==> inputs of trial 25 <==
==> flow/design.v <==
module ctr #(
	parameter ADR_WIDTH = 6
)(
	input wire clk_i,
	input wire rst_i,
	input wire carry_i,
	input wire [2-1:0] op_i,
	output reg [1-1:0] ctr_marmux_o,
	output reg [2-1:0] ctr_carrymux_o,
	output reg ctr_pc_reg_en_o,
	output reg ctr_a_reg_en_o,
	output reg ctr_mar_reg_en_o,
	output reg ctr_d_reg_en_o,
	output reg ctr_we_o,
	output reg [2-1:0] ctr_aluop_o
);
	localparam STATE_WIDTH = 12;
	localparam [STATE_WIDTH-1:0]
		s_fi	=	12'b000_000_000_001,
		s_rm	=	12'b000_000_000_010,
		s_nf	=	12'b000_000_000_100,
		s_nc	=	12'b000_000_001_000,
		s_af	=	12'b000_000_010_000,
		s_ac	=	12'b000_000_100_000,
		s_jc	=	12'b000_001_000_000,
		s_sw	=	12'b000_010_000_000,
		s_pm	=	12'b000_100_000_000,
		s_nw	=	12'b001_000_000_000,
		s_aw	=	12'b010_000_000_000,
		s_fw	=	12'b100_000_000_000;
	reg [STATE_WIDTH-1:0] current, next;
	always @(posedge clk_i) begin:sequential
		if (rst_i) begin
			current <= s_fi;
		end else begin
			current <= next;
		end
	end
	always @* begin:combnext
	case (current)
		s_fi:
			next = s_fw;
		s_fw:
			next = s_rm;
		s_rm:
			case (op_i)
				2'b00 : begin
					next = s_nf;
				end
				2'b01 : begin
					next = s_af;
				end
				2'b10 : begin
					next = s_sw;
				end
				2'b11 : begin
					if (carry_i) begin
						next = s_jc;
					end else begin
						next = s_fi;
					end
				end
				default:
					next = s_fi;
			endcase
		s_nf:
			next = s_nw;
                s_nw:
                        next = s_nc;
		s_nc:
			next = s_pm;
		s_af:
			next = s_aw;
                s_aw:
                        next = s_ac;
		s_ac:
			next = s_pm;
		s_jc:
			next = s_pm;
		s_sw:
			next = s_pm;
		s_pm:
			next = s_fi;
		default:
			next = s_fi;
	endcase
	end
	always @* begin:combout
	case(current)
		s_fi:
		begin
			ctr_pc_reg_en_o = 1'b1;
			ctr_marmux_o = 1'b1;
			ctr_mar_reg_en_o = 1'b0;
			ctr_aluop_o = 2'b01;
			ctr_a_reg_en_o = 1'b0;
			ctr_we_o = 1'b0;
			ctr_d_reg_en_o = 1'b0;
			ctr_carrymux_o = 2'b00;
		end
		s_fw:
		begin
			ctr_pc_reg_en_o = 1'b1;
			ctr_marmux_o = 1'b1;
			ctr_mar_reg_en_o = 1'b0;
			ctr_aluop_o = 2'b01;
			ctr_a_reg_en_o = 1'b0;
			ctr_we_o = 1'b0;
			ctr_d_reg_en_o = 1'b1;
			ctr_carrymux_o = 2'b00;
		end
		s_rm:
		begin
			ctr_pc_reg_en_o = 1'b0;
			ctr_marmux_o = 1'b0;
			ctr_mar_reg_en_o = 1'b1;
			ctr_aluop_o = 2'b01;
			ctr_a_reg_en_o = 1'b0;
			ctr_we_o = 1'b0;
			ctr_d_reg_en_o = 1'b0;
			ctr_carrymux_o = 2'b00;
		end
		s_nf:
		begin
			ctr_pc_reg_en_o = 1'b0;
			ctr_marmux_o = 1'b1;
			ctr_mar_reg_en_o = 1'b0;
			ctr_aluop_o = 2'b01;
			ctr_a_reg_en_o = 1'b0;
			ctr_we_o = 1'b0;
			ctr_d_reg_en_o = 1'b0;
			ctr_carrymux_o = 2'b00;
		end
		s_nw:
		begin
			ctr_pc_reg_en_o = 1'b0;
			ctr_marmux_o = 1'b1;
			ctr_mar_reg_en_o = 1'b0;
			ctr_aluop_o = 2'b01;
			ctr_a_reg_en_o = 1'b0;
			ctr_we_o = 1'b0;
			ctr_d_reg_en_o = 1'b1;
			ctr_carrymux_o = 2'b00;
		end
		s_nc:
		begin
			ctr_pc_reg_en_o = 1'b0;
			ctr_marmux_o = 1'b1;
			ctr_mar_reg_en_o = 1'b0;
			ctr_aluop_o = 2'b00;
			ctr_a_reg_en_o = 1'b1;
			ctr_we_o = 1'b0;
			ctr_d_reg_en_o = 1'b0;
			ctr_carrymux_o = 2'b01;
		end
		s_af:
		begin
			ctr_pc_reg_en_o = 1'b0;
			ctr_marmux_o = 1'b1;
			ctr_mar_reg_en_o = 1'b0;
			ctr_aluop_o = 2'b01;
			ctr_a_reg_en_o = 1'b0;
			ctr_we_o = 1'b0;
			ctr_d_reg_en_o = 1'b0;
			ctr_carrymux_o = 2'b00;
		end
		s_aw:
		begin
			ctr_pc_reg_en_o = 1'b0;
			ctr_marmux_o = 1'b1;
			ctr_mar_reg_en_o = 1'b0;
			ctr_aluop_o = 2'b01;
			ctr_a_reg_en_o = 1'b0;
			ctr_we_o = 1'b0;
			ctr_d_reg_en_o = 1'b1;
			ctr_carrymux_o = 2'b00;
		end
		s_ac:
		begin
			ctr_pc_reg_en_o = 1'b0;
			ctr_marmux_o = 1'b1;
			ctr_mar_reg_en_o = 1'b0;
			ctr_aluop_o = 2'b01;
			ctr_a_reg_en_o = 1'b1;
			ctr_we_o = 1'b0;
			ctr_d_reg_en_o = 1'b0;
			ctr_carrymux_o = 2'b01;
		end
		s_jc:
		begin
			ctr_pc_reg_en_o = 1'b0;
			ctr_marmux_o = 1'b1;
			ctr_mar_reg_en_o = 1'b0;
			ctr_aluop_o = 2'b01;
			ctr_a_reg_en_o = 1'b0;
			ctr_we_o = 1'b0;
			ctr_d_reg_en_o = 1'b0;
			ctr_carrymux_o = 2'b10;
		end
		s_sw:
		begin
			ctr_pc_reg_en_o = 1'b0;
			ctr_marmux_o = 1'b1;
			ctr_mar_reg_en_o = 1'b0;
			ctr_aluop_o = 2'b01;
			ctr_a_reg_en_o = 1'b0;
			ctr_we_o = 1'b1;
			ctr_d_reg_en_o = 1'b0;
			ctr_carrymux_o = 2'b00;
		end
		s_pm:
		begin
			ctr_pc_reg_en_o = 1'b0;
			ctr_marmux_o = 1'b1;
			ctr_mar_reg_en_o = 1'b1;
			ctr_aluop_o = 2'b01;
			ctr_a_reg_en_o = 1'b0;
			ctr_we_o = 1'b0;
			ctr_d_reg_en_o = 1'b0;
			ctr_carrymux_o = 2'b00;
		end
		default:
		begin
			ctr_pc_reg_en_o = 1'b0;
			ctr_marmux_o = 1'b1;
			ctr_mar_reg_en_o = 1'b1;
			ctr_aluop_o = 2'b01;
			ctr_a_reg_en_o = 1'b0;
			ctr_we_o = 1'b0;
			ctr_d_reg_en_o = 1'b0;
			ctr_carrymux_o = 2'b00;
		end
	endcase
	end
endmodule
module adr #(
	parameter ADR_WIDTH = 6
)(
	input wire clk_i,
	input wire rst_i,
	input wire [ADR_WIDTH-1:0] adr_i,
	input wire [1-1:0] ctr_marmux_i,
	input wire ctr_mar_reg_en_i,
	input wire ctr_pc_reg_en_i,
	output wire [ADR_WIDTH-1:0] adr_o
);
	reg [ADR_WIDTH-1:0] mar_reg;
	reg [ADR_WIDTH-1:0] mar_reg_next;
	reg [ADR_WIDTH-1:0] pc_reg;
	reg [ADR_WIDTH-1:0] pc_reg_next;
	always @(posedge clk_i) begin:seq
		if (rst_i) begin
			pc_reg <= 0;
			mar_reg <= 0;
		end else begin
			if (ctr_pc_reg_en_i) begin
				pc_reg <= pc_reg_next;
			end
			if (ctr_mar_reg_en_i) begin
				mar_reg <= mar_reg_next;
			end
		end
	end
	always @* begin:comb
		pc_reg_next = mar_reg + 1'd1;
		case (ctr_marmux_i)
			1'b0 : begin
				mar_reg_next = adr_i;
			end
			1'b1 : begin
				mar_reg_next = pc_reg;
			end
			default:
				mar_reg_next = pc_reg;
		endcase
	end
	assign adr_o = mar_reg;
endmodule
module dat #(
	parameter DATA_WIDTH = 8
)(
	input wire clk_i,
	input wire rst_i,
	input wire [DATA_WIDTH-1:0] data_i,
	input wire [2-1:0] ctr_aluop_i,
	input wire ctr_a_reg_en_i,
	input wire [2-1:0] ctr_carrymux_i,
	output wire carry_o,
	output wire [DATA_WIDTH-1:0] data_o
);
	reg [DATA_WIDTH-1:0] a_reg;
	reg [DATA_WIDTH-1:0] a_reg_next;
	reg carry_reg;
	reg carry_next;
	reg carry_alu;
	always @(posedge clk_i) begin:seq
		if (rst_i) begin
			a_reg <= 0;
			carry_reg <= 0;
		end else begin
			if (ctr_a_reg_en_i) begin
				a_reg <= a_reg_next;
			end
			carry_reg <= carry_next;
		end
	end
	always @* begin:comb
		case (ctr_aluop_i)
			2'b00 : begin
				{carry_alu, a_reg_next} =
					{1'b0, ~(a_reg | data_i)};
			end
			2'b01 : begin
				{carry_alu, a_reg_next} =
					a_reg + data_i;
			end
			2'b11 : begin
				{carry_alu, a_reg_next} = {1'b0, a_reg};
			end
			2'b10 : begin
				{carry_alu, a_reg_next} = {carry_reg, a_reg};
			end
			default:
				{carry_alu, a_reg_next} = {carry_reg, a_reg};
		endcase
		case (ctr_carrymux_i)
			2'b00 : begin
				carry_next = carry_reg;
			end
			2'b01 : begin
				carry_next = carry_alu;
			end
			2'b10 : begin
				carry_next = 0;
			end
			default:
				carry_next = carry_reg;
		endcase
	end
	assign data_o = a_reg;
	assign carry_o = carry_reg;
endmodule
module alpacacorn #(
	parameter ADR_WIDTH = 6,
	parameter DATA_WIDTH = 8
)(
	input wire clk_i,
	input wire rst_i,
	input wire [DATA_WIDTH-1:0] data_i,
	output wire [DATA_WIDTH-1:0] data_o,
	output wire [ADR_WIDTH-1:0] adr_o,
	output wire we_o
);
	wire carry_dat_ctr;
	wire [2-1:0] ctr_carrymux_ctr_dat;
	wire ctr_a_reg_en_ctr_dat;
	wire [1-1:0] ctr_marmux_ctr_adr;
	wire ctr_mar_reg_en_ctr_adr;
	wire ctr_pc_reg_en_ctr_adr;
	wire ctr_d_reg_en;
	wire [2-1:0] ctr_aluop_ctr_dat;
	reg [DATA_WIDTH-1:0] d_reg;
	always @(posedge clk_i) begin:seq
		if (rst_i) begin
			d_reg <= 0;
		end else begin
			if (ctr_d_reg_en) begin
				d_reg <= data_i;
			end
		end
	end
	ctr #(
		.ADR_WIDTH(ADR_WIDTH)
	) i_ctr (
		.clk_i(clk_i),
		.rst_i(rst_i),
		.carry_i(carry_dat_ctr),
		.op_i(d_reg[DATA_WIDTH-1:DATA_WIDTH-2]),
		.ctr_marmux_o(ctr_marmux_ctr_adr),
		.ctr_carrymux_o(ctr_carrymux_ctr_dat),
		.ctr_a_reg_en_o(ctr_a_reg_en_ctr_dat),
		.ctr_d_reg_en_o(ctr_d_reg_en),
		.ctr_mar_reg_en_o(ctr_mar_reg_en_ctr_adr),
		.ctr_pc_reg_en_o(ctr_pc_reg_en_ctr_adr),
		.ctr_aluop_o(ctr_aluop_ctr_dat),
		.ctr_we_o(we_o)
	);
	adr #(
		.ADR_WIDTH(ADR_WIDTH)
	) i_adr (
		.clk_i(clk_i),
		.rst_i(rst_i),
		.adr_i(d_reg[ADR_WIDTH-1:0]),
		.ctr_marmux_i(ctr_marmux_ctr_adr),
		.ctr_mar_reg_en_i(ctr_mar_reg_en_ctr_adr),
		.ctr_pc_reg_en_i(ctr_pc_reg_en_ctr_adr),
		.adr_o(adr_o)
	);
	dat #(
		.DATA_WIDTH(DATA_WIDTH)
	) i_dat (
		.clk_i(clk_i),
		.rst_i(rst_i),
		.data_i(d_reg),
		.ctr_aluop_i(ctr_aluop_ctr_dat),
		.ctr_carrymux_i(ctr_carrymux_ctr_dat),
		.ctr_a_reg_en_i(ctr_a_reg_en_ctr_dat),
		.carry_o(carry_dat_ctr),
		.data_o(data_o)
	);
endmodule
==> flow/run.sh <==
#!/bin/bash
# the make line also repeats each setting of config.mk as NAME=value (left out here)
make -C /OpenROAD-flow-scripts/flow DESIGN_CONFIG=/design/flow/config.mk WORK_HOME=/design/flow/orfs CLKGATE_MAP_FILE= finish
==> flow/config.mk <==
export PLATFORM = sky130hd
export DESIGN_NAME = alpacacorn
export DESIGN_NICKNAME = alpacacorn
export VERILOG_FILES = /design/flow/design.v
export SDC_FILE = /design/flow/constraint.sdc
export NUM_CORES = 4
export LEC_CHECK = 0
export ABC_AREA = 1
export CAP_MARGIN = 0
export CORE_ASPECT_RATIO = 0.72
export CORE_MARGIN = 2
export CORE_UTILIZATION = 72
export CTS_CLUSTER_DIAMETER = 360
export CTS_CLUSTER_SIZE = 15
export HOLD_SLACK_MARGIN = 0.3
export PLACE_DENSITY_LB_ADDON = 0.13
export SETUP_SLACK_MARGIN = 0.16
export SLEW_MARGIN = 20
==> flow/constraint.sdc <==
create_clock -name core_clock -period 0.543 [get_ports {clk_i}]
set_input_delay 0.1086 -clock core_clock [delete_from_list [all_inputs] [get_ports {clk_i}]]
set_output_delay 0.1086 -clock core_clock [all_outputs]
set_load 0.01 [all_outputs]
==> build 92 (differences from trial 25) <==
- ABC_AREA: 1 -> not set
- CAP_MARGIN: 0 -> 20
- CORE_ASPECT_RATIO: 0.72 -> not set
- CORE_UTILIZATION: 72 -> 26
- CTS_CLUSTER_DIAMETER: 360 -> 197
- CTS_CLUSTER_SIZE: 15 -> 48
- GPL_TIMING_DRIVEN: not set -> 0
- HOLD_SLACK_MARGIN: 0.3 -> 0.18
- MAX_ROUTING_LAYER: not set -> met4
- PLACE_DENSITY_LB_ADDON: 0.13 -> not set
- SETUP_SLACK_MARGIN: 0.16 -> not set
- SLEW_MARGIN: 20 -> 5
==> flow/constraint.sdc (replaced) <==
create_clock -name core_clock -period 1.9 [get_ports {clk_i}]
set_input_delay 0.3800 -clock core_clock [delete_from_list [all_inputs] [get_ports {clk_i}]]
set_output_delay 0.3800 -clock core_clock [all_outputs]
set_load 0.01 [all_outputs]
==> build 73 (differences from trial 25) <==
- ABC_AREA: 1 -> not set
- CAP_MARGIN: 0 -> 20
- CELL_PAD_IN_SITES_DETAIL_PLACEMENT: not set -> 2
- CORE_ASPECT_RATIO: 0.72 -> not set
- CORE_MARGIN: 2 -> 10
- CORE_UTILIZATION: 72 -> 26
- CTS_CLUSTER_DIAMETER: 360 -> 197
- CTS_CLUSTER_SIZE: 15 -> 48
- GPL_TIMING_DRIVEN: not set -> 0
- HOLD_SLACK_MARGIN: 0.3 -> 0.18
- MAX_ROUTING_LAYER: not set -> met4
- PLACE_DENSITY_LB_ADDON: 0.13 -> not set
- SETUP_SLACK_MARGIN: 0.16 -> not set
- SLEW_MARGIN: 20 -> 5
==> flow/constraint.sdc (replaced) <==
create_clock -name core_clock -period 2.43 [get_ports {clk_i}]
set_input_delay 0.4860 -clock core_clock [delete_from_list [all_inputs] [get_ports {clk_i}]]
set_output_delay 0.4860 -clock core_clock [all_outputs]
set_load 0.01 [all_outputs]
==> comparison <==
Of build 73 and build 92, build 73 has the higher wire length (gap 42%, measured against build 92). Of build 73 and build 92, build 92 has the higher sequential power (gap about 22%, measured against build 92). Final cell count: build 92 is higher than build 73 (1.1%). Between build 73 and build 92, the lower worst hold slack is in build 92 (gap 7.3 ps). Build 92 finished with negative setup slack left. Build 73 passed the timing, DRC and antenna checks. Trial 25 aborted during global placement on FLW-0024. Against build 92, the final area of build 73 is smaller by 2.6%.
==> figures <==
metric                                                                   build 73                         build 92                   trial 25
Result of the run                                         complete, no violations       complete, but fails checks  aborted with a tool error
Last stage reached                                                              -                                -           global placement
Layout check failures                                                           -             negative setup slack                          -
Mux cell area share                                                         7.89%                            7.89%                         0%
Number of distinct library cells after synthesis                               34                               34                         35
Worst endpoint required time                                              2660 ps                          2120 ps                          -
Number of levels in the clock H-tree                                            2                                2                          -
Vias in the first global route                                               2005                             1572                          -
Total number of warnings across the stage logs                                 34                               36                          -
Count of final max-slew check failures                                          0                                0                          -
Area of the multi-input gates                                            1100 µm²                         1130 µm²                          -
Area-dominant cell class after layout             multi-input combinational cells  multi-input combinational cells                          -
Setup Fix Bufs, Post-CTS                                                        0                                4                          -
Wire per inst                                                             16.8 µm                          11.7 µm                          -
Power and IR drop assume default switching activity.
